## cpu
module cpu(clk,reset,s,load,in,out,N,V,Z,w);
  input clk, reset, s, load;
  input [15:0] in;
  output [15:0] out;
  output N, V, Z, w;
  wire [15:0] instruction_out;
  wire loada,loadb,loads,loadc,write,asel,bsel;
  wire [2:0] status;
  wire [1:0] op, ALUop, shift, vsel;
  wire [2:0] opcode, readnum, writenum, nsel;  
  wire [15:0] sximm5, sximm8; 
  wire [15:0] mdata = 16'b0;
  wire [7:0] PC = 8'b0;
  vDFFE #(16) instruct_reg(clk, load , in, instruction_out);  
  instruct_decoder decoder(   .instruction_out(instruction_out),
			        .nsel(nsel),
				.opcode(opcode),
				.op(op),
				.ALUop(ALUop),
				.sximm5(sximm5),
				.sximm8(sximm8),
				.shift(shift),
				.readnum(readnum),
				.writenum(writenum)
  );
  FSM state_machine(    .clk(clk),
			.reset(reset),
			.s(s),
			.w(w),
			.opcode(opcode),
			.op(op),
			.nsel(nsel),
			.loada(loada),
			.loadb(loadb),
			.loadc(loadc),
			.loads(loads),
			.vsel(vsel),
			.write(write),
			.asel(asel),
			.bsel(bsel)
  );
  datapath DP(          .clk(clk),
			.readnum(readnum),
			.writenum(writenum),
			.write(write),
			.vsel(vsel),
			.loada(loada),
			.loadb(loadb),
			.loadc(loadc),
			.loads(loads),
			.shift(shift),
			.ALUop(ALUop),
			.asel(asel),
			.bsel(bsel),
			.mdata(mdata),
			.status(status),
			.C(out),
  ...
Size in the first run: about 880 cells after synthesis, roughly 210 flip-flops.
==> flow/config.mk <==
export PLATFORM = sky130hd
export DESIGN_NAME = cpu
export DESIGN_NICKNAME = cpu
export VERILOG_FILES = /design/flow/design.v
export SDC_FILE = /design/flow/constraint.sdc
export NUM_CORES = 4
export LEC_CHECK = 0
export CAP_MARGIN = 5
export CORE_MARGIN = 2
export CORE_UTILIZATION = 28
export CTS_CLUSTER_SIZE = 67
export GPL_TIMING_DRIVEN = 0
export MIN_ROUTING_LAYER = met2
export PLACE_DENSITY = 0.56
export SETUP_SLACK_MARGIN = -0.36
export SLEW_MARGIN = 40
export TNS_END_PERCENT = 80
==> flow/constraint.sdc <==
create_clock -name core_clock -period 8.14 [get_ports {clk}]
set_input_delay 1.6280 -clock core_clock [delete_from_list [all_inputs] [get_ports {clk}]]
set_output_delay 1.6280 -clock core_clock [all_outputs]
set_load 0.01 [all_outputs]
run.sh (not shown) runs the stock make flow with config.mk's settings and CLKGATE_MAP_FILE=.
Next try:
- CAP_MARGIN: 5 -> 20
- CORE_UTILIZATION: 28 -> 66
- CTS_CLUSTER_SIZE: 67 -> unset
- GPL_TIMING_DRIVEN: 0 -> unset
- MIN_ROUTING_LAYER: met2 -> unset
- PLACE_DENSITY: 0.56 -> unset
- SETUP_SLACK_MARGIN: -0.36 -> unset
- SLEW_MARGIN: 40 -> 20
- TNS_END_PERCENT: 80 -> unset
- clock period: 8.14 -> 4.2 ns (I/O delays scaled with it)
Effect: This time the run completed, yet does not pass: negative setup slack. Worst setup slack is worse by 3200 ps. Count of clock-buffer cells in the layout went up by 1. Sequential power went up by 93%.
Next try:
- CORE_UTILIZATION: 66 -> 51
- clock period: 4.2 -> 5.41 ns (I/O delays scaled with it)
Outcome: This time the run completed without violations. Clock power shrinks by 14%. Maximum frequency shrinks by 11%. Die area grows by 28%. Non-clock buffer count shrinks by 96. Wire length shrinks by 9.0%. Sequential cell count stays the same. Cell area shrinks by 7.0%. Setup slack gets better by 680 ps. Area after synthesis does not change. Combinational power shrinks by 44%.
Next try:
- CORE_UTILIZATION: 51 -> 40
- CTS_CLUSTER_DIAMETER: unset -> 249
- MIN_ROUTING_LAYER: unset -> met2
- clock period: 5.41 -> 7.0 ns (I/O delays scaled with it)
The new run finished with timing, DRC and antenna clean.
Via count climbs by 36%.
Sequential cell count does not change.
Synthesized area is unchanged.
Wire length rose by about 7%.
Design area came out lower by 0.35%.
Worst setup slack gains 1400 ps.
Combinational power came out lower by 20%.
Total power falls by about 23%.
Critical path depth does not change.

job 7061:
Starting RTL as in the previous note.
Settings: LEC_CHECK=0, ABC_AREA=0, CAP_MARGIN=30, CORE_ASPECT_RATIO=1.14, CORE_MARGIN=7, CORE_UTILIZATION=71, CTS_CLUSTER_DIAMETER=220, CTS_CLUSTER_SIZE=17, GPL_TIMING_DRIVEN=0, PLACE_DENSITY=0.56, SLEW_MARGIN=20; clock period 3.91 ns.
To summarise job 7061: no stage aborted, but the layout did not pass its checks, failing on setup timing.
For job 7975, these inputs were changed with respect to job 7061:
==> flow/config.mk <==
export PLATFORM = sky130hd
export DESIGN_NAME = cpu
export DESIGN_NICKNAME = cpu
export VERILOG_FILES = /design/flow/design.v
export SDC_FILE = /design/flow/constraint.sdc
export NUM_CORES = 4
export LEC_CHECK = 0
export CAP_MARGIN = 20
export CORE_MARGIN = 2
export CORE_UTILIZATION = 40
export SLEW_MARGIN = 20
==> flow/constraint.sdc <==
create_clock -name core_clock -period 5.41 [get_ports {clk}]
set_input_delay 1.0820 -clock core_clock [delete_from_list [all_inputs] [get_ports {clk}]]
set_output_delay 1.0820 -clock core_clock [all_outputs]
set_load 0.01 [all_outputs]
Findings:
A library cell contributing the largest single delay on the critical path of sky130_fd_sc_hd__or4_4 is what job 7061 shows, while sky130_fd_sc_hd__edfxtp_1 belongs to job 7975.
Job 7061 and job 7975: one clean run, job 7975; the rest did not finish clean.
Nothing crashed in job 7061 and all stages finished; the problem is that the final layout failed, the offending checks being setup timing.
Compared with job 7061, in job 7975 power has decreased, final critical-path required period has increased, final area has decreased, worst ir drop on vdd has decreased, part of the cycle the worst path needs has decreased.
Per the comparison of job 7975 with job 7061, number of ordinary and repair buffers in the finished layout now sits lower; core utilization now sits lower; latest clock arrival within the worst-skew pair now sits higher; portion of total power attributed to the clock network now sits higher.
Overall die height in job 7975 is 22 um above job 7061.
Setup slack in job 7975 is larger than in job 7061.
Setup changes, job 7975 to job 7846
diff --git a/flow/config.mk b/flow/config.mk
--- a/flow/config.mk
+++ b/flow/config.mk
@@ -7,0 +8 @@
+export ABC_AREA = 1
@@ -10 +11,3 @@
-export CORE_UTILIZATION = 40
+export CORE_UTILIZATION = 70
+export CTS_CLUSTER_SIZE = 30
+export HOLD_SLACK_MARGIN = 0.3
==> flow/constraint.sdc <==
create_clock -name core_clock -period 3.24 [get_ports {clk}]
set_input_delay 0.6480 -clock core_clock [delete_from_list [all_inputs] [get_ports {clk}]]
set_output_delay 0.6480 -clock core_clock [all_outputs]
set_load 0.01 [all_outputs]
### Flow results
Complete run, failing final checks: job 7846, reason setup timing. Combinational share of power: job 7846 > job 7975. Compared with job 7975, job 7846 shows a area overhead of the layout relative to synthesis that is 8.6 points higher. Maximum buffer depth of the clock tree came out exactly the same in job 7975 and job 7846. Summary of job 7846 over job 7975: number of antenna violations at the first check in global routing roughly the same, mapped cell area increased 0.68%. Job 7846 has less setup slack than job 7975. Delta(proportion of total power due to net switching, job 7846 - job 7975) > 0. On maximum VDD drop: job 7846 sits above job 7975.
Inputs modified between job 7846 and job 9344:
diff --git a/flow/config.mk b/flow/config.mk
--- a/flow/config.mk
+++ b/flow/config.mk
@@ -8 +8 @@
-export ABC_AREA = 1
+export ABC_AREA = 0
@@ -12,2 +12,3 @@
-export CTS_CLUSTER_SIZE = 30
-export HOLD_SLACK_MARGIN = 0.3
+export CTS_CLUSTER_SIZE = 31
+export PLACE_DENSITY = 0.37
+export SETUP_SLACK_MARGIN = -0.3
==> flow/constraint.sdc <==
create_clock -name core_clock -period 3.69 [get_ports {clk}]
set_input_delay 0.7380 -clock core_clock [delete_from_list [all_inputs] [get_ports {clk}]]
set_output_delay 0.7380 -clock core_clock [all_outputs]
set_load 0.01 [all_outputs]
- What the final checks of job 9344 revealed, after a flow that finished every stage, was a layout that fails on setup timing.
- Going from job 7846 to job 9344, the routed via count was found to have gone down by 0.85%.
- Higher worst slack on hold paths was reported by job 9344, not job 7846.
- Diff job 7846 -> job 9344: routed wire length increased 3.0%; critical path arrival went up 0.53 ns; final-layout clock-cell area share decreased 0.45 points; number of cell instances after yosys synthesis went down by about 11%.
- Cmp job 7846 and job 9344 / simple-gate area share of the yosys netlist / lower: job 9344
- Power dissipated in sequential cells (job 9344 vs. job 7846) decreases by more than 10%
- Going from job 7846 to job 9344, biggest fanout along the worst timing path grows by 2.
Relative to job 9344, the following input files were edited for job 9336:
diff --git a/flow/config.mk b/flow/config.mk
--- a/flow/config.mk
+++ b/flow/config.mk
@@ -8 +7,0 @@
-export ABC_AREA = 0
@@ -11,4 +10,2 @@
-export CORE_UTILIZATION = 70
-export CTS_CLUSTER_SIZE = 31
-export PLACE_DENSITY = 0.37
-export SETUP_SLACK_MARGIN = -0.3
+export CORE_UTILIZATION = 58
+export SETUP_SLACK_MARGIN = 0.88
==> flow/constraint.sdc <==
create_clock -name core_clock -period 3.04 [get_ports {clk}]
set_input_delay 0.6080 -clock core_clock [delete_from_list [all_inputs] [get_ports {clk}]]
set_output_delay 0.6080 -clock core_clock [all_outputs]
set_load 0.01 [all_outputs]
## What came out
- The final report for job 9336 shows a completed flow and a layout that fails verification, specifically setup timing.
- On final hold slack, job 9344 and job 9336 are neck and neck.
- Job 9336 vs. job 9344: wire length of the first global-routing pass went up; number of global-route vias before repair higher; setup-violating endpoint count in the final report saw an increase; post-layout utilization of the core lower.
- Job 9336 against job 9344: fraction of area in clock buffers and inverters moved up; post-CTS setup-driven buffer insertion count moved up.
Modified inputs, job 6012 compared to job 9336
diff --git a/flow/config.mk b/flow/config.mk
--- a/flow/config.mk
+++ b/flow/config.mk
@@ -7,0 +8 @@
+export ABC_AREA = 1
@@ -10,2 +11,2 @@
-export CORE_UTILIZATION = 58
-export SETUP_SLACK_MARGIN = 0.88
+export CORE_UTILIZATION = 68
+export CTS_CLUSTER_SIZE = 31
==> flow/constraint.sdc <==
create_clock -name core_clock -period 3.69 [get_ports {clk}]
set_input_delay 0.7380 -clock core_clock [delete_from_list [all_inputs] [get_ports {clk}]]
set_output_delay 0.7380 -clock core_clock [all_outputs]
set_load 0.01 [all_outputs]
==> comparison <==
From the logs: job 6012 reached the end of the flow and failed the layout checks with setup timing.
Against job 9336 as the reference, job 6012 delivers a lower number of buffers created by CTS.
The lower power share of the combinational group came out of job 6012.
Between job 6012 and job 9336, it is job 6012 whose power dissipated by switching net loads is lower, by 35%.
Measured against each other, job 9336 and job 6012 differ in multi-input logic portion of the cell area, the higher figure coming from job 9336.
Power figures rest on the tool's default switching activity, not on a simulated workload.
